Setup of the reference run:
## AMBA_APB
module AMBA_APB(
  input logic pclk,
  input logic prst_n,
  input logic [4:0] paddr,
  input logic pselx,
  input logic penable,
  input logic pwrite,
  input logic [31:0] pwdata,
  output logic pready,
  output logic [31:0] prdata
);
  reg [31:0] mem[31:0];
  typedef enum {
    IDLE    = 0,
    SETUP   = 1,
    ACCESS  = 2,
    XXX     = 3
  } state_e;
  state_e state, next;
  always_ff @(posedge pclk or negedge prst_n)
    if (!prst_n)  state <= IDLE;
    else          state <= next;
  always_comb begin
    next = XXX;
    case (state)
      IDLE: begin
        if (pselx & !penable) next = SETUP;
        else                  next = IDLE;
      end
      SETUP: begin
        if (penable & pselx)  next = ACCESS;
      end
      ACCESS: begin
        if (pready)           next = IDLE;
        else                  next = ACCESS;
      end
      default: begin
        next = IDLE;
      end
    endcase
  end
  always_ff @(posedge pclk or negedge prst_n) begin
    if (!prst_n) begin
      pready <= 0;
      prdata <= 0;
    end
    else begin
      if (next == ACCESS) begin
        if (pwrite) begin
          mem[paddr] <= pwrite ? pwdata : mem[paddr];
        end
        else begin
          prdata     <= mem[paddr];
        end
        pready       <= 1;
      end
      else begin
        pready       <= 0;
      end
    end
  end
endmodule
Size: ~3,500 cells after synthesis, about 1,100 flip-flops, roughly 75 I/O pins, ~43,000 µm² of cells after synthesis.
Settings: LEC_CHECK=0, ABC_AREA=1, CAP_MARGIN=5, CORE_MARGIN=2, CORE_UTILIZATION=72, CTS_CLUSTER_SIZE=73, HOLD_SLACK_MARGIN=0.29, PLACE_DENSITY=0.6, SETUP_SLACK_MARGIN=0.58, SLEW_MARGIN=20; clock period 2.0 ns.
run.sh (not shown) runs the stock make flow with config.mk's settings and CLKGATE_MAP_FILE=.
STATUS run=the reference run STAGES=ALL_DONE FINAL_CHECKS=FAILED CAUSE=negative setup slack
For the trial run, these inputs were changed with respect to the reference run:
==> flow/config.mk <==
export PLATFORM = sky130hd
export DESIGN_NAME = AMBA_APB
export DESIGN_NICKNAME = AMBA_APB
export VERILOG_FILES = /design/flow/design.v
export SDC_FILE = /design/flow/constraint.sdc
export NUM_CORES = 4
export LEC_CHECK = 0
export ABC_AREA = 0
export CAP_MARGIN = 15
export CORE_MARGIN = 2
export CORE_UTILIZATION = 70
export SETUP_SLACK_MARGIN = 0.47
export SLEW_MARGIN = 20
==> flow/constraint.sdc <==
create_clock -name core_clock -period 1.97 [get_ports {pclk}]
set_input_delay 0.3940 -clock core_clock [delete_from_list [all_inputs] [get_ports {pclk}]]
set_output_delay 0.3940 -clock core_clock [all_outputs]
set_load 0.01 [all_outputs]
### Flow results
- To summarise the trial run: no stage aborted, but the layout did not pass its checks, failing on negative setup slack.
- Taking the reference run as the reference point, the core footprint of the trial run falls by 2600 µm².
- Against the reference run, the trial run comes in 0.29 points higher on final-layout clock-cell area share.
- Between the trial run and the reference run, the clock latency on the worst-skew pair does not differ in any meaningful way.
- The trial run against the reference run; net count after synthesis is down by more than a quarter.
- The trial run ended with less largest net degree at the start of global routing than the reference run.

job 101:
Starting RTL as in the previous note.
clock: 5.0 ns
lec_check: 0
abc_area: 1
cap_margin: 15
core_margin: 2
core_utilization: 40
hold_slack_margin: 0.02
setup_slack_margin: 0.17
slew_margin: 15
Every stage of the flow completed for job 101, and the final layout passed the timing, DRC and antenna checks.
> inputs changed (job 101 -> job 102)
- SLEW_MARGIN: 15 -> 20
- CAP_MARGIN: 15 -> 20
- ABC_AREA: 1 -> unset
Findings:
- When job 102 is measured against job 101, its post-detailed-routing wire length turns out 3.7% higher.
- Measured against each other, job 102 and job 101 differ in die size, the lower figure coming from job 102.
- Summary — growth of design area from synthesis to finish, job 102 relative to job 101: higher, by 0.54 points.
- Result for job 102 and job 101: all clean
- Going from job 101 to job 102, part of the power in combinational logic up 0.3 points; combinational gate area down 2500 sq um.
## Diff of input files: job 103 against job 102
- PLACE_DENSITY now 0.73, previously not set
- CELL_PAD_IN_SITES_DETAIL_PLACEMENT now 2, previously not set
- SLEW_MARGIN now 30, was 20
- GPL_TIMING_DRIVEN now 0, previously not set
- CORE_UTILIZATION now 36, was 40
- SETUP_SLACK_MARGIN no longer set, was 0.17
- CORE_MARGIN now 10, was 2
- TNS_END_PERCENT now 100, previously not set
- CAP_MARGIN now 30, was 20
- GPL_ROUTABILITY_DRIVEN now 0, previously not set
- CELL_PAD_IN_SITES_GLOBAL_PLACEMENT now 2, previously not set
- CORE_ASPECT_RATIO now 0.61, previously not set
- MAX_ROUTING_LAYER now met4, previously not set
- MIN_ROUTING_LAYER now met1, previously not set
- HOLD_SLACK_MARGIN now 0.09, was 0.02
## What came out
For job 102, the class of the worst hold path was reg2reg, unlike job 103, where it was in2async. Job 103 does worse than job 102 on violation tally from detailed-route iteration zero. The initial antenna violation count number comes out higher for job 103 vs job 102. Diff job 102 -> job 103 | placeable core region | increase of about 10%. Side by side, via count of the first global-routing pass turned out higher in job 103 than in job 102. Min smallest setup slack after layout across job 103 and job 102: job 103. STATUS final hold slack: job 103 loses against job 102.

## run 1
The RTL this note starts from:
==> flow/design.v <==
module AMBA_APB(
  input logic pclk,
  input logic prst_n,
  input logic [4:0] paddr,
  input logic pselx,
  input logic penable,
  input logic pwrite,
  input logic [31:0] pwdata,
  output logic pready,
  output logic [31:0] prdata
);
  reg [31:0] mem[31:0];
  typedef enum {
    IDLE    = 0,
    SETUP   = 1,
    ACCESS  = 2,
    XXX     = 3
  } state_e;
  state_e state, next;
  always_ff @(posedge pclk or negedge prst_n)
    if (!prst_n)  state <= IDLE;
    else          state <= next;
  always_comb begin
    next = XXX;
    case (state)
      IDLE: begin
        if (pselx & !penable) next = SETUP;
        else                  next = IDLE;
      end
      SETUP: begin
        if (penable & pselx)  next = ACCESS;
      end
      ACCESS: begin
        if (pready)           next = IDLE;
        else                  next = ACCESS;
      end
      default: begin
        next = IDLE;
      end
    endcase
  end
  always_ff @(posedge pclk or negedge prst_n) begin
    if (!prst_n) begin
      pready <= 0;
      prdata <= 0;
    end
    else begin
      if (next == ACCESS) begin
        if (pwrite) begin
          mem[paddr] <= pwrite ? pwdata : mem[paddr];
        end
        else begin
          prdata     <= mem[paddr];
        end
        pready       <= 1;
      end
      else begin
        pready       <= 0;
      end
    end
  end
endmodule
Settings: LEC_CHECK=0, ABC_AREA=0, CAP_MARGIN=20, CELL_PAD_IN_SITES_DETAIL_PLACEMENT=2, CELL_PAD_IN_SITES_GLOBAL_PLACEMENT=1, CORE_ASPECT_RATIO=0.56, CORE_MARGIN=6, CORE_UTILIZATION=16, GPL_ROUTABILITY_DRIVEN=1, GPL_TIMING_DRIVEN=0, HOLD_SLACK_MARGIN=0.12, MAX_ROUTING_LAYER=met4, MIN_ROUTING_LAYER=met2, PLACE_DENSITY_LB_ADDON=0.21, SLEW_MARGIN=20, TNS_END_PERCENT=35; clock period 2.18 ns.
Run 1 had finished all stages when the layout checks came back failing, citing negative setup slack.
--- input diff run 1..run 2 ---
- a change of HOLD_SLACK_MARGIN from 0.12 to 0.23
- a change of CORE_ASPECT_RATIO from 0.56 to 1.54
- a change of CELL_PAD_IN_SITES_GLOBAL_PLACEMENT from 1 to 2
- a change of SLEW_MARGIN from 20 to 15
- a change of CAP_MARGIN from 20 to 15
- a deleted MAX_ROUTING_LAYER that had been met4
- a deleted TNS_END_PERCENT that had been 35
- a deleted MIN_ROUTING_LAYER that had been met2
- a deleted GPL_ROUTABILITY_DRIVEN that had been 1
- a deleted PLACE_DENSITY_LB_ADDON that had been 0.21
- a change of CORE_UTILIZATION from 16 to 40
- a deleted CELL_PAD_IN_SITES_DETAIL_PLACEMENT that had been 2
- a change of CORE_MARGIN from 6 to 5
- a change of the clock period (ns, I/O delays scaled along) from 2.18 to 5.0
### Flow results
- Completing all stages was not enough for run 1: its layout failed the final checks because of negative setup slack.
- The flow did not stop early for run 2: all stages ran, and the layout cleared the timing, DRC and antenna checks.
- Higher clock network fraction of total power goes to run 2 over run 1.
- Lower wire length of the first global-routing pass among run 1 and run 2: run 2
- Run 2 vs. run 1: via density per instance now sits higher, total routing usage reported by global routing up 1.5 points.
- Of the two values seen for top layer used by detailed routing, met5 was produced by run 2 and met4 by run 1.
- Side by side, worst setup slack after layout turned out higher in run 2 than in run 1.
- Compared with run 1, run 2 is more frugal on power.
- Run 2 ended up with a higher register fraction of the total cell area than run 1 did.
- Route | run 2 vs run 1 | wire shorter in run 2
- register to register as the class of the tightest hold or removal check was reported by run 2, and input port to async pin by run 1.
Here is what was changed in the inputs of run 3 compared with run 2.
- a change of SLEW_MARGIN from 15 to 20
- a deleted CORE_ASPECT_RATIO that had been 1.54
- an added CTS_CLUSTER_SIZE of 73
- a change of CORE_UTILIZATION from 40 to 70
- a deleted GPL_TIMING_DRIVEN that had been 0
- a deleted HOLD_SLACK_MARGIN that had been 0.23
- a deleted CELL_PAD_IN_SITES_GLOBAL_PLACEMENT that had been 2
- a change of CORE_MARGIN from 5 to 2
- an added PLACE_DENSITY of 0.6
- a change of CAP_MARGIN from 15 to 20
- a change of ABC_AREA from 0 to 1
- a change of the clock period (ns, I/O delays scaled along) from 5.0 to 2.0
==> comparison <==
- Buffering overhead (lower): run 2
- Run 3 reports its timing endpoint of the critical path as mem[17][20]$_DFFE_PP_ while run 2 reports mem[12][4]$_DFFE_PP_.
- Run 2 ended with every stage complete and zero timing, DRC or antenna violations.
- Run 3: all stages done; final checks FAILED (negative setup slack).
- Relative to run 2, the final cell area reported for run 3 is higher.
- Number of sequential cells in the layout of run 3 is on par with run 2.
- For the hold path depth, run 3 came in 2 higher than run 2 did.
- Row worst hold margin: run 3 lower / run 2 higher

## fjord
// AMBA_APB: RTL as listed in full above, without the edits since
clock: 2.03 ns
lec_check: 0
abc_area: 1
cap_margin: 0
core_margin: 2
core_utilization: 72
cts_cluster_diameter: 172
cts_cluster_size: 10
place_density: 0.6
slew_margin: 20
Ran to the end and failed final checks on negative setup slack: fjord.
### fjord -> pepper
- CELL_PAD_IN_SITES_GLOBAL_PLACEMENT: unset -> 0
- CTS_CLUSTER_DIAMETER: 172 -> unset
- CORE_ASPECT_RATIO: unset -> 0.56
- CTS_CLUSTER_SIZE: 10 -> unset
- TNS_END_PERCENT: unset -> 100
- MIN_ROUTING_LAYER: unset -> met1
- CELL_PAD_IN_SITES_DETAIL_PLACEMENT: unset -> 0
- CAP_MARGIN: 0 -> 5
- PLACE_DENSITY: 0.6 -> 0.64
- GPL_ROUTABILITY_DRIVEN: unset -> 1
- CORE_UTILIZATION: 72 -> 71
- the clock period (ns, I/O delays scaled along): 2.03 -> 2.68
Notes after the runs:
- pepper: done, clean on timing, DRC and antenna
- Changes observed in pepper relative to fjord: count of placed standard cells including taps moved up; met3 layer wire length in the routed design went up; total stage count of the critical path went up 7.
- On routing usage on met1: between pepper and fjord, it ends up higher for pepper.
- Compared with fjord, pepper improves setup skew after layout.
- Sort pepper and fjord by internal power of the cells asc -> top: pepper
- Comparing pepper and fjord, pin count of the biggest net entering global routing is lower on fjord.
- Across both runs, global-route wire length before repair was lower for pepper than for fjord.
- Looking at slowest stage cell on the critical path, the sky130_fd_sc_hd__dfrtp_1 result is from fjord; the sky130_fd_sc_hd__clkdlybuf4s50_1 one comes from pepper.
What violet does differently from pepper at the input level:
- PLACE_DENSITY now 0.35, was 0.64
- CAP_MARGIN now 20, was 5
- CORE_ASPECT_RATIO now 0.92, was 0.56
- TNS_END_PERCENT now 40, was 100
- ABC_AREA now 0, was 1
- CELL_PAD_IN_SITES_GLOBAL_PLACEMENT now 1, was 0
- CORE_UTILIZATION now 72, was 71
- SETUP_SLACK_MARGIN now 0.55, previously not set
- the clock period (ns, I/O delays scaled along) now 2.03, was 2.68
[summary]
- Against pepper, violet reports a number of standard cells after synthesis that is lower.
- violet terminated abnormally: global routing reported ODB-0269.
- [compare] base=pepper new=violet: number of distinct library cells after synthesis went up 220%; deepest level of the CTS H-tree held; area fraction in compound gates after synthesis went up 9.8 points; synthesized area went down about 7%; vertical die size went up 22%.
- From pepper to violet the numbers moved as follows: synthesized chip area reported by yosys fell 7.0%, chip width fell 25%.
#### Input delta (maple over violet)
- PLACE_DENSITY no longer set, was 0.35
- SETUP_SLACK_MARGIN no longer set, was 0.55
- CELL_PAD_IN_SITES_GLOBAL_PLACEMENT now 0, was 1
- ABC_AREA now 1, was 0
- CORE_ASPECT_RATIO now 0.56, was 0.92
- PLACE_DENSITY_LB_ADDON now 0.12, previously not set
- CORE_UTILIZATION now 61, was 72
- the clock period (ns, I/O delays scaled along) now 2.45, was 2.03
[summary]
- In the summary table, violet is marked failed, with error ODB-0269 raised in global routing.
- In summary, maple completed successfully, with a layout that passed the timing, DRC and antenna checks.
- Sort violet and maple by area of the core region desc -> top: maple
- violet → maple: total clock buffers created by CTS decreased 3; count of hold buffers inserted by post-cts repair went up.
- The count of instances resized after the clock tree is built of maple falls short of that of violet by 72.
- Complex-gate fraction of the synthesized area (lower): maple
- Looking at floorplan die height across violet and maple, the one that comes out higher is violet.
- Delta(simple-gate share of the synthesized area, maple - violet) > 0
- maple vs violet: post-placement cell area up in maple
- Going from violet to maple, the chip area line of the yosys report was found to have gone up by 7.6%.
--- input diff maple..harbor ---
- a deleted CORE_ASPECT_RATIO that had been 0.56
- a deleted ABC_AREA that had been 1
- a deleted CELL_PAD_IN_SITES_GLOBAL_PLACEMENT that had been 0
- a deleted GPL_ROUTABILITY_DRIVEN that had been 1
- a deleted MIN_ROUTING_LAYER that had been met1
- a deleted PLACE_DENSITY_LB_ADDON that had been 0.12
- a change of CORE_UTILIZATION from 61 to 40
- a deleted TNS_END_PERCENT that had been 40
- a deleted CELL_PAD_IN_SITES_DETAIL_PLACEMENT that had been 0
- an added PLACE_DENSITY of 0.6
- a change of the clock period (ns, I/O delays scaled along) from 2.45 to 5.0
[summary]
harbor completed end to end with timing, DRC and antenna clean. The worst hold margin reported for harbor is smaller than that of maple by 0.036 ns. Part of the power in the clock network up 0.9 points in harbor wrt maple. Worst setup slack on harbor is up relative to maple. The cell count after synthesis in maple is 1.5 times that in harbor. Total length of routed met3 wires was lower in the run labelled harbor. [harbor vs maple] non-clock buffer count in the final layout: lower in harbor. The run showing the greater met1 track utilization from global routing is maple. harbor against maple: register area share after synthesis up 5.6 points, number of rows in the core area now larger.
What indigo does differently from harbor at the input level:
- CORE_UTILIZATION now 26, was 40
- the clock period (ns, I/O delays scaled along) now 3.51, was 5.0
## What came out
Delta (indigo minus harbor): proportion of total power due to net switching +0.41 points; routed wire length rose about 0.54%; cell count went up; global-route usage moved down; final area moved up.
The highest net fanout along the worst path in indigo sits 17 below the value recorded for harbor.
indigo leaves less setup margin than harbor.
Comparing harbor against indigo, there is no change at all in part of the Yosys area used for sequential elements.
In indigo relative to harbor, number of clock buffer instances in the layout had gone down by a little under 10%.
Relative to harbor, the worst voltage drop across the vdd grid measured on indigo has increased by more than 10%.

Starts from the design.v that is shown in full above.
Settings: LEC_CHECK=0, ABC_AREA=0, CAP_MARGIN=40, CELL_PAD_IN_SITES_DETAIL_PLACEMENT=0, CELL_PAD_IN_SITES_GLOBAL_PLACEMENT=1, CORE_ASPECT_RATIO=1.72, CORE_MARGIN=2, CORE_UTILIZATION=70, GPL_ROUTABILITY_DRIVEN=1, MIN_ROUTING_LAYER=met1, SLEW_MARGIN=20, TNS_END_PERCENT=40; clock period 1.95 ns.
The baseline finished with negative setup slack left.
Then changed:
Settings changed: ABC_AREA 0 to unset, CAP_MARGIN 40 to 20, CELL_PAD_IN_SITES_DETAIL_PLACEMENT 0 to unset, CELL_PAD_IN_SITES_GLOBAL_PLACEMENT 1 to unset, CORE_ASPECT_RATIO 1.72 to unset, CORE_UTILIZATION 70 to 9, GPL_ROUTABILITY_DRIVEN 1 to unset, MIN_ROUTING_LAYER met1 to unset, PLACE_DENSITY set to 0.6, TNS_END_PERCENT 40 to unset.
Clock period 1.95 ns to 5.06 ns, I/O delays scaled along.
Outcome:
- The new run passed the timing, DRC and antenna checks
- count of clock-buffer cells in the layout climbs by 15
- design area came out higher by 0.62%
- routed wire length fell by 13%
- hold slack improved by 66 ps
Power and IR drop assume default switching activity.
